File: design/flow/design.v
package typedefs;
parameter NUM_OPS  = 32;
parameter WIDTH_OP = $clog2(NUM_OPS);
typedef enum logic[WIDTH_OP-1:0] {ALU_ADD , ALU_SUB , ALU_NOT , ALU_AND , ALU_OR , ALU_XOR , ALU_SLL , ALU_SRL , ALU_SLA , ALU_SRA , EQ , GRT , GTU , GTE , LTE , GEU , LEU, ALU_BSL} alu_opcode_t;
typedef enum logic[5:0] {
    ADD   = 6'b000000,
    SUB   = 6'b000001,
    NOT   = 6'b000010,
    AND   = 6'b000011,
    OR    = 6'b000100,
    XOR   = 6'b000101,
    SLL   = 6'b000110,
    SRL   = 6'b000111,
    SRA   = 6'b001000,
    ADDI  = 6'b001001,
    LUI   = 6'b001010,
    ANDI  = 6'b001011,
    ORI   = 6'b001100,
    XORI  = 6'b001101,
    BEQ   = 6'b001110,
    BNE   = 6'b001111,
    BLT   = 6'b010000,
    BGT   = 6'b010001,
    BGE   = 6'b010010,
    BLE   = 6'b010011,
    BLTU  = 6'b010100,
    BGTU  = 6'b010101,
    BGEU  = 6'b010110,
    BLEU  = 6'b010111,
    JAL   = 6'b011000,
    LW    = 6'b011001,
    SW    = 6'b011010,
    LAD   = 6'b011011,
    LOA   = 6'b011100
} opcode_t;
endpackage
module Mux2x1
( 
  input  [15:0] a   ,
  input  [15:0] b   ,
  input  sel ,
  output [15:0] out 
);
logic [15:0] aux;
assign out = aux;
always_comb begin
        aux = (sel == 1'b1) ? b : a;
end
endmodule
module Reg
#(
    parameter WIDTH = 16
)
(
    input  [WIDTH-1:0]  in,
    input               clk,
    input               rst,
    output [WIDTH-1:0]  out
);
logic [WIDTH-1:0] aux;
assign out = aux;
always_ff @(posedge clk or negedge rst) begin
    if (!rst) begin
        aux <= '0;
    end
    else begin
        aux <= in;
    end
end
endmodule
module RegFile
#(
    parameter WIDTH = 16,
    parameter DEPTH = 32,
    parameter ADDR_SIZE = $clog2(DEPTH)
)
(
    input  [ADDR_SIZE-1:0] a1,
    input  [ADDR_SIZE-1:0] a2,
    input  [WIDTH-1:0]     wdata,
    input                  we,
    input                  clk,
    input                  rst,
    output [WIDTH-1:0]     rd1,
    output [WIDTH-1:0]     rd2
);
logic [WIDTH-1:0] file [DEPTH-1:0];  
logic [WIDTH-1:0] out1, out2;
assign rd1 = out1;
assign rd2 = out2;
always_comb begin
	out1 = file[a1];
	out2 = file[a2];
end
always_ff @(negedge clk or negedge rst) begin
    if (!rst) begin
        integer i;
        for (i = 0; i < DEPTH; i = i + 1) begin
            file[i] <= '0;
        end
    end else if (we) begin
        file[a2] <= wdata;
    end
end
endmodule
import typedefs::*;
module ALU
#(
    parameter WIDTH    = 16
)
(
    input  [WIDTH-1:0]    a     ,
    input  [WIDTH-1:0]    b     ,
    input  typedefs::alu_opcode_t       opcode,
    output [WIDTH-1:0]    out   ,
    output                comp
);
logic [WIDTH-1:0] aux_out;
logic             aux_comp;
assign out = aux_out;
assign comp = aux_comp;
always_comb begin
    case (opcode)
        ALU_ADD : begin
            aux_out = (a + b);
            aux_comp = '0;
        end
        ALU_SUB : begin
            aux_out = (a - b);
            aux_comp = '0;
        end
        ALU_NOT : begin
            aux_out = ~a;
            aux_comp = '0;
        end
        ALU_AND : begin
            aux_out = (a & b);
            aux_comp = '0;
        end
        ALU_OR  : begin
            aux_out = (a | b);
            aux_comp = '0;
        end
        ALU_XOR : begin
            aux_out = (a ^ b);
            aux_comp = '0;
        end
        ALU_SLL : begin
            aux_out = (a << b);
            aux_comp = '0;
        end
        ALU_SRL : begin
            aux_out = (a >> b);
            aux_comp = '0;
        end
        ALU_SLA : begin
            aux_out = (a <<< b);
            aux_comp = '0;
        end
        ALU_SRA : begin
            aux_out = (a >>> b);
            aux_comp = '0;
        end
        EQ  : begin
            aux_out = '0;
            aux_comp = (signed'(a) == signed'(b)) ? '1 : '0;
        end
        GRT : begin
            aux_out = '0;
            aux_comp = (signed'(a) > signed'(b)) ? '1 : '0;
        end
        GTU : begin
            aux_out = '0;
            aux_comp = (a > b) ? '1 : '0;
        end
        GTE : begin
            aux_out = '0;
            aux_comp = (signed'(a) >= signed'(b)) ? '1 : '0;
        end
        LTE : begin
            aux_out = '0;
            aux_comp = (signed'(a) <= signed'(b)) ? '1 : '0;
        end
        GEU : begin
            aux_out = '0;
            aux_comp = (a >= b) ? '1 : '0;
        end
        LEU : begin
            aux_out = '0;
            aux_comp = (a <= b) ? '1 : '0;
        end
		  ALU_BSL : begin		 
            aux_out = (b << 8);
            aux_comp = '0;
        end
        default : begin
            aux_out = '0;
            aux_comp = '0;
        end
    endcase
end
endmodule
import typedefs::*;
module Controller
(
    input  logic        clk       ,
    input  typedefs::opcode_t     op        ,
    input  logic        comp      ,
    output logic        sel_PC    ,
    output logic        sum_imm   ,
    output logic        store_pc  ,
    output logic        reg_we    ,
    output logic        alu_imm   ,
    output typedefs::alu_opcode_t alu_ctrl  ,
    output logic        alu_bypass,
	 output logic			alu_feedback_in,
    output logic        mem_we    ,
    output logic        mem_bypass
);
always_comb begin
    case(op)
        ADD  : begin
            sel_PC     = '0;
            sum_imm    = '0;
            store_pc   = '0;
            reg_we     = '0;
            alu_imm    = '0;
            alu_ctrl   = ALU_ADD;
            alu_bypass = '0;
				alu_feedback_in = '0;
            mem_we     = '0;
            mem_bypass = '0;        
        end
        SUB  : begin
            sel_PC     = '0;
            sum_imm    = '0;
            store_pc   = '0;
            reg_we     = '0;
            alu_imm    = '0;
            alu_ctrl   = ALU_SUB;
            alu_bypass = '0;
				alu_feedback_in = '0;
            mem_we     = '0;
            mem_bypass = '0;        
        end
        NOT : begin
            sel_PC     = '0;
            sum_imm    = '0;
            store_pc   = '0;
            reg_we     = '0;
            alu_imm    = '0;
            alu_ctrl   = ALU_NOT;
            alu_bypass = '0;
				alu_feedback_in = '0;
            mem_we     = '0;
            mem_bypass = '0;        
        end
        AND  : begin
            sel_PC     = '0;
            sum_imm    = '0;
            store_pc   = '0;
            reg_we     = '0;
            alu_imm    = '0;
            alu_ctrl   = ALU_AND;
            alu_bypass = '0;
				alu_feedback_in = '0;
            mem_we     = '0;
            mem_bypass = '0;        
        end
        OR   : begin
            sel_PC     = '0;
            sum_imm    = '0;
            store_pc   = '0;
            reg_we     = '0;
            alu_imm    = '0;
            alu_ctrl   = ALU_OR;
            alu_bypass = '0;
				alu_feedback_in = '0;
            mem_we     = '0;
            mem_bypass = '0;        
        end
        XOR  : begin
            sel_PC     = '0;
            sum_imm    = '0;
            store_pc   = '0;
            reg_we     = '0;
            alu_imm    = '0;
            alu_ctrl   = ALU_XOR;
            alu_bypass = '0;
				alu_feedback_in = '0;
            mem_we     = '0;
            mem_bypass = '0;        
        end
        SLL  : begin
            sel_PC     = '0;
            sum_imm    = '0;
            store_pc   = '0;
            reg_we     = '0;
            alu_imm    = '0;
            alu_ctrl   = ALU_SLL;
            alu_bypass = '0;
				alu_feedback_in = '0;
            mem_we     = '0;
            mem_bypass = '0;        
        end
        SRL  : begin
            sel_PC     = '0;
            sum_imm    = '0;
            store_pc   = '0;
            reg_we     = '0;
            alu_imm    = '0;
            alu_ctrl   = ALU_SRL;
            alu_bypass = '0;
				alu_feedback_in = '0;
            mem_we     = '0;
            mem_bypass = '0;        
        end
        SRA  : begin
            sel_PC     = '0;
            sum_imm    = '0;
            store_pc   = '0;
            reg_we     = '0;
            alu_imm    = '0;
            alu_ctrl   = ALU_SRA;
            alu_bypass = '0;
				alu_feedback_in = '0;
            mem_we     = '0;
            mem_bypass = '0;        
        end
        ADDI : begin
            sel_PC     = '0;
            sum_imm    = '0;
            store_pc   = '0;
            reg_we     = '0;
            alu_imm    = '1;
            alu_ctrl   = ALU_ADD;
            alu_bypass = '0;
				alu_feedback_in = '1;
            mem_we     = '0;
            mem_bypass = '0;        
        end
        LUI  : begin
            sel_PC     = '0;
            sum_imm    = '0;
            store_pc   = '0;
            reg_we     = '0;
            alu_imm    = '1;
            alu_ctrl   = ALU_BSL;
            alu_bypass = '0;
				alu_feedback_in = '0;
            mem_we     = '0;
            mem_bypass = '0;        
        end
        ANDI : begin
            sel_PC     = '0;
            sum_imm    = '0;
            store_pc   = '0;
            reg_we     = '0;
            alu_imm    = '1;
            alu_ctrl   = ALU_AND;
            alu_bypass = '0;
				alu_feedback_in = '1;
            mem_we     = '0;
            mem_bypass = '0;        
        end
        ORI  : begin
            sel_PC     = '0;
            sum_imm    = '0;
            store_pc   = '0;
            reg_we     = '0;
            alu_imm    = '1;
            alu_ctrl   = ALU_OR;
            alu_bypass = '0;
				alu_feedback_in = '1;
            mem_we     = '0;
            mem_bypass = '0;        
        end
        XORI : begin
            sel_PC     = '0;
            sum_imm    = '0;
            store_pc   = '0;
            reg_we     = '0;
            alu_imm    = '1;
            alu_ctrl   = ALU_XOR;
            alu_bypass = '0;
				alu_feedback_in = '1;
            mem_we     = '0;
            mem_bypass = '0;        
        end
        BEQ  : begin
            sel_PC     = '0;
            if(comp == '1) 
                sum_imm = '1;
            else
                sum_imm = '0;
            store_pc   = '0;
            reg_we     = '0;
            alu_imm    = '0;
            alu_ctrl   = EQ;
				alu_feedback_in = '0;
            alu_bypass = '0;
            mem_we     = '0;
            mem_bypass = '0;
        end
        BNE  : begin
            sel_PC     = '0;
            if(comp == '0) 
                sum_imm = '1;
            else
                sum_imm = '0;
            store_pc   = '0;
            reg_we     = '0;
            alu_imm    = '0;
            alu_ctrl   = EQ;
				alu_feedback_in = '0;
            alu_bypass = '0;
            mem_we     = '0;
            mem_bypass = '0;
        end
        BGT  : begin
            sel_PC     = '0;
            if(comp == '1) 
                sum_imm = '1;
            else
                sum_imm = '0;
            store_pc   = '0;
            reg_we     = '0;
            alu_imm    = '0;
            alu_ctrl   = GRT;
				alu_feedback_in = '0;
            alu_bypass = '0;
            mem_we     = '0;
            mem_bypass = '0;
        end
        BLT  : begin
            sel_PC     = '0;
            if(comp == '0) 
                sum_imm = '1;
            else
                sum_imm = '0;
            store_pc   = '0;
            reg_we     = '0;
            alu_imm    = '0;
            alu_ctrl   = GRT;
				alu_feedback_in = '0;
            alu_bypass = '0;
            mem_we     = '0;
            mem_bypass = '0;
        end
        BGE  : begin
            sel_PC     = '0;
            if(comp == '1) 
                sum_imm = '1;
            else
                sum_imm = '0;
            store_pc   = '0;
            reg_we     = '0;
            alu_imm    = '0;
            alu_ctrl   = GTE;
				alu_feedback_in = '0;
            alu_bypass = '0;
            mem_we     = '0;
            mem_bypass = '0;
        end
        BLE : begin
            sel_PC     = '0;
            if(comp == '1) 
                sum_imm = '1;
            else
                sum_imm = '0;
            store_pc   = '0;
            reg_we     = '0;
            alu_imm    = '0;
            alu_ctrl   = LTE;
				alu_feedback_in = '0;
            alu_bypass = '0;
            mem_we     = '0;
            mem_bypass = '0;
        end
        BGTU : begin
            sel_PC     = '0;
            if(comp == '1) 
                sum_imm = '1;
            else
                sum_imm = '0;
            store_pc   = '0;
            reg_we     = '0;
            alu_imm    = '0;
            alu_ctrl   = GTU;
				alu_feedback_in = '0;
            alu_bypass = '0;
            mem_we     = '0;
            mem_bypass = '0;
        end
        BLTU : begin
            sel_PC     = '0;
            if(comp == '0) 
                sum_imm = '1;
            else
                sum_imm = '0;
            store_pc   = '0;
            reg_we     = '0;
            alu_imm    = '0;
            alu_ctrl   = GTU;
				alu_feedback_in = '0;
            alu_bypass = '0;
            mem_we     = '0;
            mem_bypass = '0;
        end
        BGEU : begin
            sel_PC     = '0;
            if(comp == '1) 
                sum_imm = '1;
            else
                sum_imm = '0;
            store_pc   = '0;
            reg_we     = '0;
            alu_imm    = '0;
            alu_ctrl   = GEU;
				alu_feedback_in = '0;
            alu_bypass = '0;
            mem_we     = '0;
            mem_bypass = '0;
        end
        BLEU : begin
            sel_PC     = '0;
            if(comp == '1) 
                sum_imm = '1;
            else
                sum_imm = '0;
            store_pc   = '0;
            reg_we     = '0;
            alu_imm    = '0;
            alu_ctrl   = LEU;
				alu_feedback_in = '0;
            alu_bypass = '0;
            mem_we     = '0;
            mem_bypass = '0;
        end
        JAL  : begin
            sel_PC     = '1;
            sum_imm    = '0;
            store_pc   = '1;
            reg_we     = '1;
            alu_imm    = '0;
            alu_ctrl   = ALU_ADD;
            alu_bypass = '0;
				alu_feedback_in = '0;
            mem_we     = '0;
            mem_bypass = '0;
        end
        LW   : begin
            sel_PC     = '0;
            sum_imm    = '0;
            store_pc   = '0;
            reg_we     = '1;
            alu_imm    = '0;
            alu_ctrl   = ALU_ADD;
            alu_bypass = '0;
				alu_feedback_in = '0;
            mem_we     = '0;
            mem_bypass = '0;
        end
        SW   : begin
            sel_PC     = '0;
            sum_imm    = '0;
            store_pc   = '0;
            reg_we     = '0;
            alu_imm    = '0;
            alu_ctrl   = ALU_ADD;
            alu_bypass = '0;
				alu_feedback_in = '0;
            mem_we     = '1;
            mem_bypass = '0;
        end
        LAD  : begin
            sel_PC     = '0;
            sum_imm    = '0;
            store_pc   = '0;
            reg_we     = '1;
            alu_imm    = '0;
            alu_ctrl   = ALU_ADD;
            alu_bypass = '0;
				alu_feedback_in = '0;
            mem_we     = '0;
            mem_bypass = '1;
        end
        LOA  : begin
            sel_PC     = '0;
            sum_imm    = '0;
            store_pc   = '0;
            reg_we     = '0;
            alu_imm    = '0;
            alu_ctrl   = ALU_ADD;
            alu_bypass = '1;
				alu_feedback_in = '0;
            mem_we     = '0;
            mem_bypass = '0;
        end
        default : begin
            sel_PC     = '0;
            sum_imm    = '0;
            store_pc   = '0;
            reg_we     = '0;
            alu_imm    = '0;
            alu_ctrl   = ALU_ADD;
            alu_bypass = '0;
				alu_feedback_in = '0;
            mem_we     = '0;
            mem_bypass = '0;
        end
    endcase
end
endmodule
import typedefs::*;
module SingleCycle_Top
(
	input				CLK	,
	input				RST	,
	output [9:0]	IMEM_ADDR	,
	input	 [15:0]	IMEM_RDATA	,
	output [9:0]	DMEM_ADDR	,
	output [15:0]	DMEM_WDATA	,
	output			DMEM_WE		,
	input	 [15:0]	DMEM_RDATA
);
	wire [15:0] sel_pc_out;
	wire [15:0] pc_out;
	wire [15:0] im_out;
	wire [15:0] alu_in;
	wire [15:0] rd1;
	wire [15:0] rd2;
	wire [15:0] alu_imm_out;
	wire [15:0] alu_out;
	wire [15:0] alu_bypass_out;
	wire [15:0] aux_out;
	wire [15:0] mem_out;
	wire [15:0] mem_bypass_out;
	wire [15:0] store_pc_out;
	wire [15:0] sum_imm_out;
	wire               comp;
	wire               sel_pc;    
	wire               sum_imm;   
	wire               store_pc;  
	wire               reg_we;    
	wire               alu_imm;   
	typedefs::alu_opcode_t alu_ctrl;  
	wire               alu_bypass;
	wire					 alu_feedback_in;
	wire               mem_we;    
	wire               mem_bypass;
	Controller control_block(
		.clk(CLK), 
		.op(typedefs::opcode_t'(im_out[15:10])), 
		.comp(comp), 
		.sel_PC(sel_pc), 
		.sum_imm(sum_imm), 
		.store_pc(store_pc), 
		.reg_we(reg_we), 
		.alu_imm(alu_imm), 
		.alu_ctrl(alu_ctrl), 
		.alu_bypass(alu_bypass),
		.alu_feedback_in(alu_feedback_in),
		.mem_we(mem_we), 
		.mem_bypass(mem_bypass)
	);
	Mux2x1 feedback_mux(
		.a(rd1), 
		.b(aux_out), 
		.sel(alu_feedback_in), 
		.out(alu_in)
	);
	Mux2x1 pc_mux(
		.a(pc_out + sum_imm_out), 
		.b(aux_out), 
		.sel(sel_pc), 
		.out(sel_pc_out)
	);
	Mux2x1 sum_imm_mux(
		.a(16'h1), 
		.b(aux_out), 
		.sel(sum_imm), 
		.out(sum_imm_out)
	);
	Reg pc(
		.in(sel_pc_out), 
		.clk(CLK),
		.rst(RST), 
		.out(pc_out)
	);
	assign IMEM_ADDR = pc_out[9:0];
	assign im_out    = IMEM_RDATA;
	RegFile reg_file(
		.a1(im_out[9:5]), 
		.a2(im_out[4:0]), 
		.wdata(store_pc_out), 
		.we(reg_we), 
		.clk(CLK),
		.rst(RST),
		.rd1(rd1), 
		.rd2(rd2)
	);
	Mux2x1 alu_imm_mux(
		.a(rd2), 
		.b({8'h0, im_out[7:0]}), 
		.sel(alu_imm), 
		.out(alu_imm_out)
	);
	ALU my_alu(
		.a(alu_in), 
		.b(alu_imm_out), 
		.opcode(alu_ctrl), 
		.out(alu_out), 
		.comp(comp)
	);
	Mux2x1 alu_bypass_mux(
		.a(alu_out), 
		.b(alu_imm_out), 
		.sel(alu_bypass), 
		.out(alu_bypass_out)
	);
	Reg aux(
		.in(alu_bypass_out), 
		.clk(CLK), 
		.rst(RST),
		.out(aux_out)
	);
	assign DMEM_ADDR  = aux_out[9:0];
	assign DMEM_WDATA = rd2;
	assign DMEM_WE    = mem_we;
	assign mem_out    = DMEM_RDATA;
	Mux2x1 mem_bypass_mux(
		.a(mem_out), 
		.b(aux_out), 
		.sel(mem_bypass), 
		.out(mem_bypass_out)
	);
	Mux2x1 store_pc_mux(
		.a(mem_bypass_out), 
		.b(pc_out), 
		.sel(store_pc), 
		.out(store_pc_out)
	);
endmodule
File: design/flow/run.sh
#!/bin/bash
# the make line also repeats each setting of config.mk as NAME=value (left out here)
make -C /OpenROAD-flow-scripts/flow DESIGN_CONFIG=/design/flow/config.mk WORK_HOME=/design/flow/orfs CLKGATE_MAP_FILE= finish
File: design/flow/config.mk
export PLATFORM = sky130hd
export DESIGN_NAME = SingleCycle_Top
export DESIGN_NICKNAME = SingleCycle_Top
export VERILOG_FILES = /design/flow/design.v
export SDC_FILE = /design/flow/constraint.sdc
export NUM_CORES = 4
export LEC_CHECK = 0
export CAP_MARGIN = 20
export CORE_MARGIN = 2
export CORE_UTILIZATION = 67
export CTS_CLUSTER_SIZE = 37
export SETUP_SLACK_MARGIN = 2.24
export SLEW_MARGIN = 20
File: design/flow/constraint.sdc
create_clock -name core_clock -period 11.6 [get_ports {CLK}]
set_input_delay 2.3200 -clock core_clock [delete_from_list [all_inputs] [get_ports {CLK}]]
set_output_delay 2.3200 -clock core_clock [all_outputs]
set_load 0.01 [all_outputs]
==> results of run 1 <==
## what timing repair did
action                                  CTS
endpoints found under the hold margin     0
endpoints found under the setup margin  560
gates cloned                             19
setup buffers                            86
gates resized                           489
pin swaps                               126
## through the flow
step           instances  total power [mW]  hold slack, ns  setup TNS (ns)
2_1_floorplan       4095              2.59           0.410           -1.91
3_3_place_gp        5084              3.04           0.428           -4.80
3_5_place_dp        5085              3.08           0.443           -7.36
4_1_cts             5295              5.16           0.443           -5.32
## layer usage
metal / track usage (%) / overflow
met1: 82.7 / 2
met2: 94.5 / 51
met3: 67.2 / 2
met4: 79.0 / 35
met5: 38.3 / 1
==> insert_results.sql, run 1 <==
-- flow metrics import
INSERT INTO impl_metrics (metric_group, metric, value, unit) VALUES
('logic_synthesis', 'yosys.area_share.xor_xnor', '0.312', '%'),
('global_routing', 'grtUsageTotal', '80.9', '%'),
('cts', 'cts-root-buf', 'sky130_fd_sc_hd__clkbuf_16', ''),
('logic_synthesis', 'synth-compound-area-share', '22.2', '%'),
('global_routing', 'grt_remaining_overflow', '91', ''),
('logic_synthesis', 'synthArstFlopShare', '100', '%'),
('logic_synthesis', 'ys_cells', '4095', ''),
('floorplan', 'fp-utilization', '67.6', '%'),
('floorplan', 'design.core.area', '49900', 'sq um'),
('run_status', 'stop_err', '[ERROR GRT-0232] Routing congestion too high. Check the congestion heatmap in the GUI.', ''),
('logic_synthesis', 'synthMostInstantiatedCell', 'sky130_fd_sc_hd__nand2_1', ''),
('floorplan', 'die_height', '228', 'um'),
('placement', 'dpl.hpwl', '115000', 'um'),
('logic_synthesis', 'post_synth_instance_area', '33700', 'sq um'),
('logic_synthesis', 'post_synth_most_frequent_cells', '643 x sky130_fd_sc_hd__nand2_1, 592 x sky130_fd_sc_hd__o21ai_0, 512 x sky130_fd_sc_hd__dfrtn_1, 427 x sky130_fd_sc_hd__nand3_1, 236 x sky130_fd_sc_hd__clkbuf_1', ''),
('logic_synthesis', 'ys_sh_simple', '25.6', '%'),
('logic_synthesis', 'yosys_register_bits', '544', ''),
('cts', 'cts.sink_count', '544', ''),
('logic_synthesis', 'largest_area_cell', 'sky130_fd_sc_hd__dfrtn_1', ''),
('floorplan', 'chipWidth', '228', 'um'),
('logic_synthesis', 'ff_type', 'sky130_fd_sc_hd__dfrtn_1', ''),
('placement', 'post_dp_cell_area', '38700', 'sq um'),
('placement', 'gp_congestion', '1.19', ''),
('run_status', 'run_status', 'aborted with a tool error', ''),
('logic_synthesis', 'adder_share', '2.52', '%'),
('logic_synthesis', 'synth.yosys.warnings', '6', ''),
('logic_synthesis', 'synth.avg_cell_area', '8.23', 'sq um'),
('placement', 'portBuffers', '70', ''),
('logic_synthesis', 'netlist_instances', '4095', ''),
('logic_synthesis', 'ys_area', '33700', 'sq um'),
('floorplan', 'num_io_pins', '71', ''),
('logic_synthesis', 'postSynthSeqShare', '40.4', '%'),
('cts', 'cts_made_buffers', '56', ''),
('placement', 'dpl_worst_slack', '-1.21', 'ns'),
('logic_synthesis', 'topCellsByArea', 'sky130_fd_sc_hd__dfrtn_1 38%, sky130_fd_sc_hd__o21ai_0 8.8%, sky130_fd_sc_hd__nand2_1 7.2%', ''),
('cts', 'ctsHtreeMaxLevel', '2', ''),
('cts', 'holdBufCountCts', '0', ''),
('logic_synthesis', 'synth.logic.top_family', 'simple AND/OR/NAND/NOR gates', ''),
('cts', 'cts_max_path_buffers', '3', ''),
('floorplan', 'rows', '82', ''),
('logic_synthesis', 'mux_area_share', '2.61', '%'),
('logic_synthesis', 'yosys.area.top_type_share', '38.0', '%'),
('run_status', 'stop_stage', '5_1_grt', ''),
('logic_synthesis', 'synth-edff-count', '0', ''),
('logic_synthesis', 'synth.distinct_cells', '114', ''),
('logic_synthesis', 'syn-num-nets', '4195', ''),
('floorplan', 'fp.dieArea', '52100', 'sq um');
==> inputs of run 2 (changes only) <==
Settings changed: ABC_AREA set to 1, CORE_UTILIZATION 67 to 70, CTS_CLUSTER_DIAMETER set to 372, CTS_CLUSTER_SIZE 37 to 45, PLACE_DENSITY set to 0.64, SETUP_SLACK_MARGIN 2.24 to 2.67.
Clock period 11.6 ns to 10.0 ns, I/O delays scaled along.
==> run 2 against run 1 <==
Against the previous run:
- the flow again stops in 5_1_grt
- area after synthesis is 1.2% lower
- synthesized cell count is 17% higher
- die size is 5.4% lower
==> insert_results.sql, run 2 <==
-- flow metrics import
INSERT INTO impl_metrics (metric_group, metric, value, unit) VALUES
('cts', 'cts_max_path_buffers', '3', ''),
('logic_synthesis', 'yosys.area_share.xor_xnor', '0.421', '%'),
('logic_synthesis', 'ff_type', 'sky130_fd_sc_hd__dfrtn_1', ''),
('run_status', 'stop_stage', '5_1_grt', ''),
('logic_synthesis', 'post_synth_instance_area', '33300', 'sq um'),
('logic_synthesis', 'postSynthSeqShare', '40.9', '%'),
('logic_synthesis', 'synth.logic.top_family', 'simple AND/OR/NAND/NOR gates', ''),
('placement', 'portBuffers', '70', ''),
('floorplan', 'fp.dieArea', '49300', 'sq um'),
('logic_synthesis', 'synth-edff-count', '0', ''),
('logic_synthesis', 'synthArstFlopShare', '100', '%'),
('global_routing', 'grt_remaining_overflow', '127', ''),
('cts', 'cts.sink_count', '544', ''),
('floorplan', 'rows', '79', ''),
('logic_synthesis', 'synth.avg_cell_area', '6.93', 'sq um'),
('global_routing', 'grtUsageTotal', '84.9', '%'),
('logic_synthesis', 'synth-compound-area-share', '16.8', '%'),
('logic_synthesis', 'synth.yosys.warnings', '6', ''),
('cts', 'cts_made_buffers', '16', ''),
('floorplan', 'chipWidth', '222', 'um'),
('logic_synthesis', 'yosys_register_bits', '544', ''),
('run_status', 'run_status', 'aborted with a tool error', ''),
('logic_synthesis', 'ys_area', '33300', 'sq um'),
('floorplan', 'die_height', '222', 'um'),
('logic_synthesis', 'adder_share', '2.55', '%'),
('placement', 'dpl.hpwl', '111000', 'um'),
('logic_synthesis', 'ys_cells', '4805', ''),
('placement', 'gp_congestion', '1.23', ''),
('logic_synthesis', 'mux_area_share', '0', '%'),
('floorplan', 'num_io_pins', '71', ''),
('cts', 'holdBufCountCts', '0', ''),
('logic_synthesis', 'synthMostInstantiatedCell', 'sky130_fd_sc_hd__nand2_1', ''),
('logic_synthesis', 'yosys.area.top_type_share', '38.5', '%'),
('cts', 'cts-root-buf', 'sky130_fd_sc_hd__clkbuf_16', ''),
('logic_synthesis', 'syn-num-nets', '4905', ''),
('run_status', 'stop_err', '[ERROR GRT-0232] Routing congestion too high. Check the congestion heatmap in the GUI.', ''),
('cts', 'ctsHtreeMaxLevel', '1', ''),
('logic_synthesis', 'synth.distinct_cells', '51', ''),
('logic_synthesis', 'netlist_instances', '4805', ''),
('logic_synthesis', 'topCellsByArea', 'sky130_fd_sc_hd__dfrtn_1 38%, sky130_fd_sc_hd__nand2_1 18%, sky130_fd_sc_hd__o21ai_0 9.8%', ''),
('logic_synthesis', 'largest_area_cell', 'sky130_fd_sc_hd__dfrtn_1', ''),
('logic_synthesis', 'post_synth_most_frequent_cells', '1586 x sky130_fd_sc_hd__nand2_1, 652 x sky130_fd_sc_hd__o21ai_0, 512 x sky130_fd_sc_hd__dfrtn_1, 370 x sky130_fd_sc_hd__inv_1, 343 x sky130_fd_sc_hd__nand3_1', ''),
('floorplan', 'fp-utilization', '71.2', '%'),
('logic_synthesis', 'ys_sh_simple', '31.2', '%'),
('floorplan', 'design.core.area', '46800', 'sq um');
[run 2: repair_timing]
action / 4_1_cts
resized: 494
buffers inserted: 73
gates cloned: 9
pin swaps: 155
endpoints found under the setup margin: 569
[run 2: per-layer routing]
layer	GRT usage [%]	GRT overflow
met1	86.4	6
met2	95.1	60
met3	77.1	6
met4	79.6	54
met5	48.9	1
[run 2: through the flow]
step                hold WS, ns  utilization (%)  setup slack (ns)  cell area [sq um]  std cells
floorplan                 0.414                -            -0.496              33500       4805
global placement          0.426             83.0            -0.694              38800       5834
detailed placement        0.433             83.0            -0.920              38800       5834
CTS                       0.432             88.4            -0.563              41300       5937
==> inputs of run 3 (changes only) <==
Settings changed: CAP_MARGIN 20 to 25, CORE_ASPECT_RATIO set to 1.81, CORE_MARGIN 2 to 8, CORE_UTILIZATION 70 to 36, CTS_CLUSTER_DIAMETER 372 to 389, CTS_CLUSTER_SIZE 45 to 21, GPL_ROUTABILITY_DRIVEN set to 0, GPL_TIMING_DRIVEN set to 0, HOLD_SLACK_MARGIN set to 0.27, PLACE_DENSITY 0.64 to unset, SETUP_SLACK_MARGIN 2.67 to unset, SLEW_MARGIN 20 to 25, TNS_END_PERCENT set to 75.
Clock period 10.0 ns to 21.2 ns, I/O delays scaled along.
==> run 3 against run 2 <==
Against the previous run:
- the run again fails in 5_1_grt
- synthesized cell count unchanged
- area after synthesis unchanged
- die size up 110%
==> insert_results.sql, run 3 <==
-- flow metrics import
INSERT INTO impl_metrics (metric_group, metric, value, unit) VALUES
('run_status', 'run_status', 'aborted with a tool error', ''),
('run_status', 'stop_stage', '5_1_grt', ''),
('run_status', 'stop_err', '[ERROR GRT-0116] Global routing finished with congestion. Check the congestion regions in the DRC Viewer.', ''),
('logic_synthesis', 'mux_area_share', '0', '%'),
('logic_synthesis', 'synth-edff-count', '0', ''),
('floorplan', 'die_height', '425', 'um'),
('logic_synthesis', 'largest_area_cell', 'sky130_fd_sc_hd__dfrtn_1', ''),
('logic_synthesis', 'yosys_register_bits', '544', ''),
('floorplan', 'chipWidth', '242', 'um'),
('cts', 'cts-root-buf', 'sky130_fd_sc_hd__clkbuf_16', ''),
('logic_synthesis', 'netlist_instances', '4805', ''),
('cts', 'cts_made_buffers', '29', ''),
('logic_synthesis', 'ff_type', 'sky130_fd_sc_hd__dfrtn_1', ''),
('global_routing', 'grt_remaining_overflow', '567', ''),
('logic_synthesis', 'postSynthSeqShare', '40.9', '%'),
('logic_synthesis', 'yosys.area.top_type_share', '38.5', '%'),
('cts', 'ctsResizeCount', '0', ''),
('logic_synthesis', 'post_synth_instance_area', '33300', 'sq um'),
('floorplan', 'num_io_pins', '71', ''),
('logic_synthesis', 'yosys.area_share.xor_xnor', '0.421', '%'),
('floorplan', 'design.core.area', '92000', 'sq um'),
('cts', 'cts_max_path_buffers', '3', ''),
('global_routing', 'grtUsageTotal', '58.7', '%'),
('logic_synthesis', 'synth.avg_cell_area', '6.93', 'sq um'),
('placement', 'portBuffers', '68', ''),
('cts', 'cts_setup_buffers', '0', ''),
('floorplan', 'fp-utilization', '36.2', '%'),
('logic_synthesis', 'syn-num-nets', '4905', ''),
('logic_synthesis', 'synth.logic.top_family', 'simple AND/OR/NAND/NOR gates', ''),
('logic_synthesis', 'ys_area', '33300', 'sq um'),
('floorplan', 'rows', '150', ''),
('logic_synthesis', 'synthMostInstantiatedCell', 'sky130_fd_sc_hd__nand2_1', ''),
('cts', 'holdBufCountCts', '0', ''),
('logic_synthesis', 'ys_sh_simple', '31.2', '%'),
('cts', 'ctsHtreeMaxLevel', '1', ''),
('logic_synthesis', 'post_synth_most_frequent_cells', '1586 x sky130_fd_sc_hd__nand2_1, 652 x sky130_fd_sc_hd__o21ai_0, 512 x sky130_fd_sc_hd__dfrtn_1, 370 x sky130_fd_sc_hd__inv_1, 343 x sky130_fd_sc_hd__nand3_1', ''),
('logic_synthesis', 'topCellsByArea', 'sky130_fd_sc_hd__dfrtn_1 38%, sky130_fd_sc_hd__nand2_1 18%, sky130_fd_sc_hd__o21ai_0 9.8%', ''),
('logic_synthesis', 'adder_share', '2.55', '%'),
('logic_synthesis', 'synth.distinct_cells', '51', ''),
('logic_synthesis', 'synth.yosys.warnings', '6', ''),
('logic_synthesis', 'synthArstFlopShare', '100', '%'),
('logic_synthesis', 'synth-compound-area-share', '16.8', '%'),
('floorplan', 'fp.dieArea', '103000', 'sq um'),
('placement', 'dpl.hpwl', '175000', 'um'),
('cts', 'cts.sink_count', '544', ''),
('placement', 'dpl_worst_slack', '0.874', 'ns'),
('logic_synthesis', 'ys_cells', '4805', '');
-- run 3: per-stage QoR --
step / area (sq um) / setup TNS (ns) / cells / power (mW) / util [%]
4_1_cts: 36600 / 0 / 6140 / 2.28 / 39.8
2_1_floorplan: 33300 / 0 / 4805 / 1.41 / -
3_3_place_gp: 35500 / -9608.83 / 6089 / 1.67 / 38.6
3_5_place_dp: 35800 / 0 / 6105 / 1.69 / 38.9
-- run 3: per-layer routing --
layer  overflow  global-route usage [%]
met5          2                    25.6
met4        187                    55.5
met3         30                    46.7
met2        333                    74.8
met1         15                    56.7
==> inputs of run 4 (changes only) <==
Settings changed: ABC_AREA 1 to unset, CAP_MARGIN 25 to 20, CELL_PAD_IN_SITES_GLOBAL_PLACEMENT set to 2, CORE_ASPECT_RATIO 1.81 to 1.42, CORE_MARGIN 8 to 3, CORE_UTILIZATION 36 to 24, CTS_CLUSTER_DIAMETER 389 to unset, CTS_CLUSTER_SIZE 21 to unset, GPL_ROUTABILITY_DRIVEN 0 to unset, GPL_TIMING_DRIVEN 0 to unset, HOLD_SLACK_MARGIN 0.27 to unset, MAX_ROUTING_LAYER set to met4, PLACE_DENSITY_LB_ADDON set to 0.17, SLEW_MARGIN 25 to 20, TNS_END_PERCENT 75 to unset.
Clock period 21.2 ns to 16.0 ns, I/O delays scaled along.
==> run 4 against run 3 <==
Against the previous run:
- now clean on timing, DRC and antenna
- die size grew 41%
- area after synthesis grew 1.2%
- synthesized cell count shrank 15%
==> insert_results.sql, run 4 <==
-- generated from flow reports
INSERT INTO impl_metrics (metric_group, metric, value, unit) VALUES
('power', 'power_sequential', '1.55', 'mW'),
('placement', 'dpl_worst_slack', '-0.102', 'ns'),
('setup_path', 'r2r_cells', '34', ''),
('logic_synthesis', 'largest_area_cell', 'sky130_fd_sc_hd__dfrtn_1', ''),
('sta', 'maxSlewHeadroom', '19.6', '%'),
('floorplan', 'design.core.area', '139000', 'sq um'),
('setup_path', 'critical-path-top-delay-family', 'AND-OR/OR-AND gates', ''),
('logic_synthesis', 'synth.logic.top_family', 'simple AND/OR/NAND/NOR gates', ''),
('logic_synthesis', 'synthMostInstantiatedCell', 'sky130_fd_sc_hd__nand2_1', ''),
('cells_and_area', 'area_growth', '18.0', '%'),
('floorplan', 'chipWidth', '321', 'um'),
('setup_path', 'crit_path_end_kind', 'flip-flop', ''),
('logic_synthesis', 'synth.yosys.warnings', '6', ''),
('logic_synthesis', 'yosys.area.top_type_share', '38.0', '%'),
('sta', 'finalSetupViolCount', '0', ''),
('sta', 'rsz0062_at_grt', 'false', ''),
('setup_path', 'critPathMaxStageDelay', '0.44', 'ns'),
('job', 'max_capacitance_violation_total', '0', ''),
('logic_synthesis', 'yosys.area_share.xor_xnor', '0.312', '%'),
('route', 'wire_per_inst', '38.9', 'um'),
('logic_synthesis', 'ff_type', 'sky130_fd_sc_hd__dfrtn_1', ''),
('sta', 'final-hold-violation-count', '0', ''),
('logic_synthesis', 'synthArstFlopShare', '100', '%'),
('setup_path', 'r2r_setup_slk', '0.49', 'ns'),
('route', 'drt_iter0_drc', '3893', ''),
('cts', 'insertion_delay', '0.67', 'ns'),
('logic_synthesis', 'ys_cells', '4095', ''),
('cts', 'cts_max_path_buffers', '3', ''),
('logic_synthesis', 'yosys_register_bits', '544', ''),
('logic_synthesis', 'synth.distinct_cells', '114', ''),
('sta', 'tightestPinTransition', '1.20', 'ns'),
('sta', 'drv_slew', '0', ''),
('power', 'cell_internal_pwr', '2.55', 'mW'),
('cts', 'cts_made_buffers', '66', ''),
('power', 'net_sw_power', '1.28', 'mW'),
('logic_synthesis', 'syn-num-nets', '4195', ''),
('setup_path', 'critical_path.reg2reg.startpoint', 'reg_file.file[24][0]', ''),
('cells_and_area', 'stdcell_count', '6033', ''),
('floorplan', 'fp-utilization', '24.2', '%'),
('cells_and_area', 'final_core_occ', '28.5', '%'),
('job', 'tool_warnings', '67', ''),
('cells_and_area', 'fin_area', '39800', 'sq um'),
('power', 'max-vdd-ir-drop', '0.0846', 'mV'),
('hold_path', 'worst_hold_path_type', 'flip-flop to flip-flop', ''),
('logic_synthesis', 'mux_area_share', '2.61', '%'),
('sta', 'fin_skew', '0.0624', 'ns'),
('logic_synthesis', 'ys_sh_simple', '25.6', '%'),
('placement', 'placedCellCount', '5908', ''),
('cts', 'worst_setup_hold_path_clk_slew', '0.06', 'ns'),
('floorplan', 'rows', '163', ''),
('route', 'drt_pass1_iterations', '8', ''),
('floorplan', 'die_height', '453', 'um'),
('power', 'maxPowerGroup', 'the clock network', ''),
('route', 'drc', '0', ''),
('setup_path', 'regToRegEndpoint', 'pc.aux[14]', ''),
('global_routing', 'grt_start_max_net_pins', '152', ''),
('route', 'detailroute.via_count', '35600', ''),
('placement', 'post_dp_cell_area', '37600', 'sq um'),
('setup_path', 'cp_data_arrival_time', '16.08', 'ns'),
('hold_path', 'hp-start', 'reg_file.file[17][0]', ''),
('route', 'routed_wl', '235000', 'um'),
('placement', 'portBuffers', '70', ''),
('power', 'p_sw_share', '33.4', '%'),
('power', 'power_frac_clock', '41.1', '%'),
('cts', 'holdBufCountCts', '0', ''),
('setup_path', 'worst-path-buf-inv', '4', ''),
('setup_path', 'critical_path_destination', 'pc.aux[14]', ''),
('logic_synthesis', 'post_synth_instance_area', '33700', 'sq um'),
('power', 'combPwrFrac', '18.4', '%'),
('logic_synthesis', 'adder_share', '2.52', '%'),
('power', 'power.sequential.fraction', '40.5', '%'),
('floorplan', 'fp.dieArea', '145000', 'sq um'),
('placement', 'dpl.hpwl', '164000', 'um'),
('setup_path', 'slowest_stage_cell_cp', 'sky130_fd_sc_hd__or3b_2', ''),
('route', 'routed_via_density', '5.91', ''),
('setup_path', 'crit_path_max_fanout', '3', ''),
('cts', 'cts_setup_buffers', '0', ''),
('global_routing', 'grt_first_pass_wirelength', '317000', 'um'),
('cts', 'cts.sink_count', '544', ''),
('run_status', 'run_status', 'timing/DRC/antenna clean', ''),
('global_routing', 'antenna_found_initial', '14', ''),
('logic_synthesis', 'ys_area', '33700', 'sq um'),
('setup_path', 'timing.critical_path.from_type', 'flip-flop', ''),
('cts', 'cts-root-buf', 'sky130_fd_sc_hd__clkbuf_16', ''),
('cells_and_area', 'num-fill-cells', '15100', ''),
('logic_synthesis', 'topCellsByArea', 'sky130_fd_sc_hd__dfrtn_1 38%, sky130_fd_sc_hd__o21ai_0 8.8%, sky130_fd_sc_hd__nand2_1 7.2%', ''),
('power', 'power', '3.83', 'mW'),
('logic_synthesis', 'synth-compound-area-share', '22.2', '%'),
('placement', 'gp_congestion', '0.987', ''),
('setup_path', 'path_depth', '34', ''),
('sta', 'fin_ws', '0.486', 'ns'),
('setup_path', 'timing.critical_path.required', '16.57', 'ns'),
('global_routing', 'grtUsageTotal', '32.6', '%'),
('floorplan', 'num_io_pins', '71', ''),
('setup_path', 'startpoint', 'reg_file.file[24][0]', ''),
('sta', 'hold_slack', '0.431', 'ns'),
('logic_synthesis', 'synth.avg_cell_area', '8.23', 'sq um'),
('logic_synthesis', 'post_synth_most_frequent_cells', '643 x sky130_fd_sc_hd__nand2_1, 592 x sky130_fd_sc_hd__o21ai_0, 512 x sky130_fd_sc_hd__dfrtn_1, 427 x sky130_fd_sc_hd__nand3_1, 236 x sky130_fd_sc_hd__clkbuf_1', ''),
('logic_synthesis', 'synth-edff-count', '0', ''),
('global_routing', 'grt_remaining_overflow', '0', ''),
('power', 'leakage_power', '17.1', 'nW'),
('power', 'powerComb', '0.703', 'mW'),
('logic_synthesis', 'netlist_instances', '4095', ''),
('power', 'pg_clk', '1.58', 'mW'),
('hold_path', 'min_delay_worst_endpoint', 'reg_file.file[17][0]', ''),
('logic_synthesis', 'postSynthSeqShare', '40.4', '%'),
('route', 'final_antenna_net_count', '0', ''),
('cells_and_area', 'finish.net_count', '4261', ''),
('sta', 'final.setup.tns', '0', 'ns'),
('hold_path', 'holdPathStages', '2', ''),
('global_routing', 'first_global_vias', '35600', ''),
('power', 'powerDensity', '96.3', 'nW/um^2'),
('cts', 'cts_tree', 'built', ''),
('setup_path', 'crit_type', 'flip-flop to flip-flop', ''),
('cts', 'ctsHtreeMaxLevel', '3', '');
-- run 4: routing by layer --
layer	routed length, um	up-vias	share of wire, %	global-route usage [%]
li1	-	15100	-	-
met5	0	-	0	-
met2	111000	1911	47	53.3
met3	15000	684	6.4	5.08
met1	85500	17900	36	35.4
met4	22700	0	9.7	26.0
-- run 4: layout make-up --
type / instances / area, sq um / share of cell area [%]
antenna: 10 / 25.0 / 0.0629
clock buffer: 94 / 1890 / 4.75
clock inverter: 21 / 210 / 0.529
inverter: 70 / 265 / 0.667
multi-input combinational: 3080 / 18300 / 46.0
sequential: 544 / 13600 / 34.2
tap: 1815 / 2270 / 5.71
timing repair buffer: 399 / 3190 / 8.02
-- run 4: repair_timing --
action	in CTS	in global routing
endpoints found under the setup margin	1	3
pin swaps	0	1
resized	2	6
==> inputs of run 5 (changes only) <==
Settings changed: ABC_AREA set to 1, CAP_MARGIN 20 to 30, CELL_PAD_IN_SITES_GLOBAL_PLACEMENT 2 to unset, CORE_ASPECT_RATIO 1.42 to 1.81, CORE_MARGIN 3 to 2, CORE_UTILIZATION 24 to 36, CTS_CLUSTER_SIZE set to 98, GPL_ROUTABILITY_DRIVEN set to 0, HOLD_SLACK_MARGIN set to 0.27, MAX_ROUTING_LAYER met4 to unset, PLACE_DENSITY_LB_ADDON 0.17 to unset, SLEW_MARGIN 20 to 25, TNS_END_PERCENT set to 95.
Clock period 16.0 ns to 21.2 ns, I/O delays scaled along.
==> run 5 against run 4 <==
Against the previous run:
- still clean
- area after synthesis is 1.2% lower
- clock power is 37% lower
- sequential power is 24% lower
- combinational power is 35% lower
- global-route usage is 8.3 points higher
- sequential cell count stayed put
- worst setup slack better by 1.9 ns
- cell area is 6.2% lower
- critical path type unchanged
- critical endpoint unchanged
==> insert_results.sql, run 5 <==
-- generated from flow reports
INSERT INTO impl_metrics (metric_group, metric, value, unit) VALUES
('setup_path', 'path_depth', '38', ''),
('logic_synthesis', 'synth.distinct_cells', '51', ''),
('sta', 'fin_ws', '2.40', 'ns'),
('sta', 'fin_skew', '0.0967', 'ns'),
('setup_path', 'crit_type', 'flip-flop to flip-flop', ''),
('power', 'power', '2.63', 'mW'),
('logic_synthesis', 'adder_share', '2.55', '%'),
('global_routing', 'grt_first_pass_wirelength', '272000', 'um'),
('logic_synthesis', 'largest_area_cell', 'sky130_fd_sc_hd__dfrtn_1', ''),
('placement', 'portBuffers', '70', ''),
('setup_path', 'timing.critical_path.required', '21.82', 'ns'),
('cts', 'insertion_delay', '0.71', 'ns'),
('cts', 'cts_made_buffers', '52', ''),
('cts', 'cts_setup_buffers', '0', ''),
('floorplan', 'chipWidth', '230', 'um'),
('power', 'maxPowerGroup', 'sequential cells', ''),
('logic_synthesis', 'synth-edff-count', '0', ''),
('power', 'powerDensity', '70.5', 'nW/um^2'),
('logic_synthesis', 'synth.avg_cell_area', '6.93', 'sq um'),
('logic_synthesis', 'synth-compound-area-share', '16.8', '%'),
('run_status', 'run_status', 'timing/DRC/antenna clean', ''),
('cells_and_area', 'finish.net_count', '4847', ''),
('power', 'p_sw_share', '33.4', '%'),
('setup_path', 'regToRegEndpoint', 'pc.aux[14]', ''),
('hold_path', 'hp-start', 'reg_file.file[10][2]', ''),
('global_routing', 'grtUsageTotal', '40.9', '%'),
('cts', 'cts-root-buf', 'sky130_fd_sc_hd__clkbuf_16', ''),
('placement', 'dpl_worst_slack', '2.53', 'ns'),
('sta', 'rsz0062_at_grt', 'false', ''),
('power', 'power_sequential', '1.18', 'mW'),
('logic_synthesis', 'post_synth_instance_area', '33300', 'sq um'),
('logic_synthesis', 'ys_cells', '4805', ''),
('setup_path', 'critPathMaxStageDelay', '0.82', 'ns'),
('logic_synthesis', 'yosys.area.top_type_share', '38.5', '%'),
('logic_synthesis', 'synth.yosys.warnings', '6', ''),
('global_routing', 'grt_remaining_overflow', '0', ''),
('floorplan', 'num_io_pins', '71', ''),
('route', 'detailroute.via_count', '38200', ''),
('floorplan', 'rows', '150', ''),
('logic_synthesis', 'postSynthSeqShare', '40.9', '%'),
('power', 'combPwrFrac', '17.5', '%'),
('cells_and_area', 'logic_area', '17200', 'sq um'),
('power', 'power_frac_clock', '37.8', '%'),
('logic_synthesis', 'synthArstFlopShare', '100', '%'),
('route', 'final_antenna_net_count', '0', ''),
('global_routing', 'grt_start_max_net_pins', '150', ''),
('power', 'powerComb', '0.460', 'mW'),
('setup_path', 'r2r_cells', '38', ''),
('setup_path', 'slowest_stage_cell_cp', 'sky130_fd_sc_hd__o21ai_0', '');
run 5: stage by stage:
stage | instance area, sq um | hold WS [ns]
after floorplan | 33300 | 0.414
after global placement | 35200 | 0.427
after detailed placement | 35300 | 0.433
after CTS | 37000 | 0.435
after global routing | 37300 | 0.451
final | 37300 | 0.433
run 5: final cells by class:
class	instances	share of cell area (%)
inverter	381	3.84
clock buffer	70	3.83
multi-input combinational	3570	46.0
sequential	544	36.5
timing repair buffer	198	4.89
clock inverter	26	0.741
tap	1216	4.08
antenna	22	0.148
run 5: metal layers:
metal / global-route usage [%] / routed length [um] / part of all wire [%]
met1: 40.7 / 58700 / 30
met2: 60.7 / 81800 / 42
met3: 19.0 / 27400 / 14
met4: 42.9 / 26600 / 14
met5: 1.95 / 299 / 0.15
Power figures rest on the tool's default switching activity, not on a simulated workload.
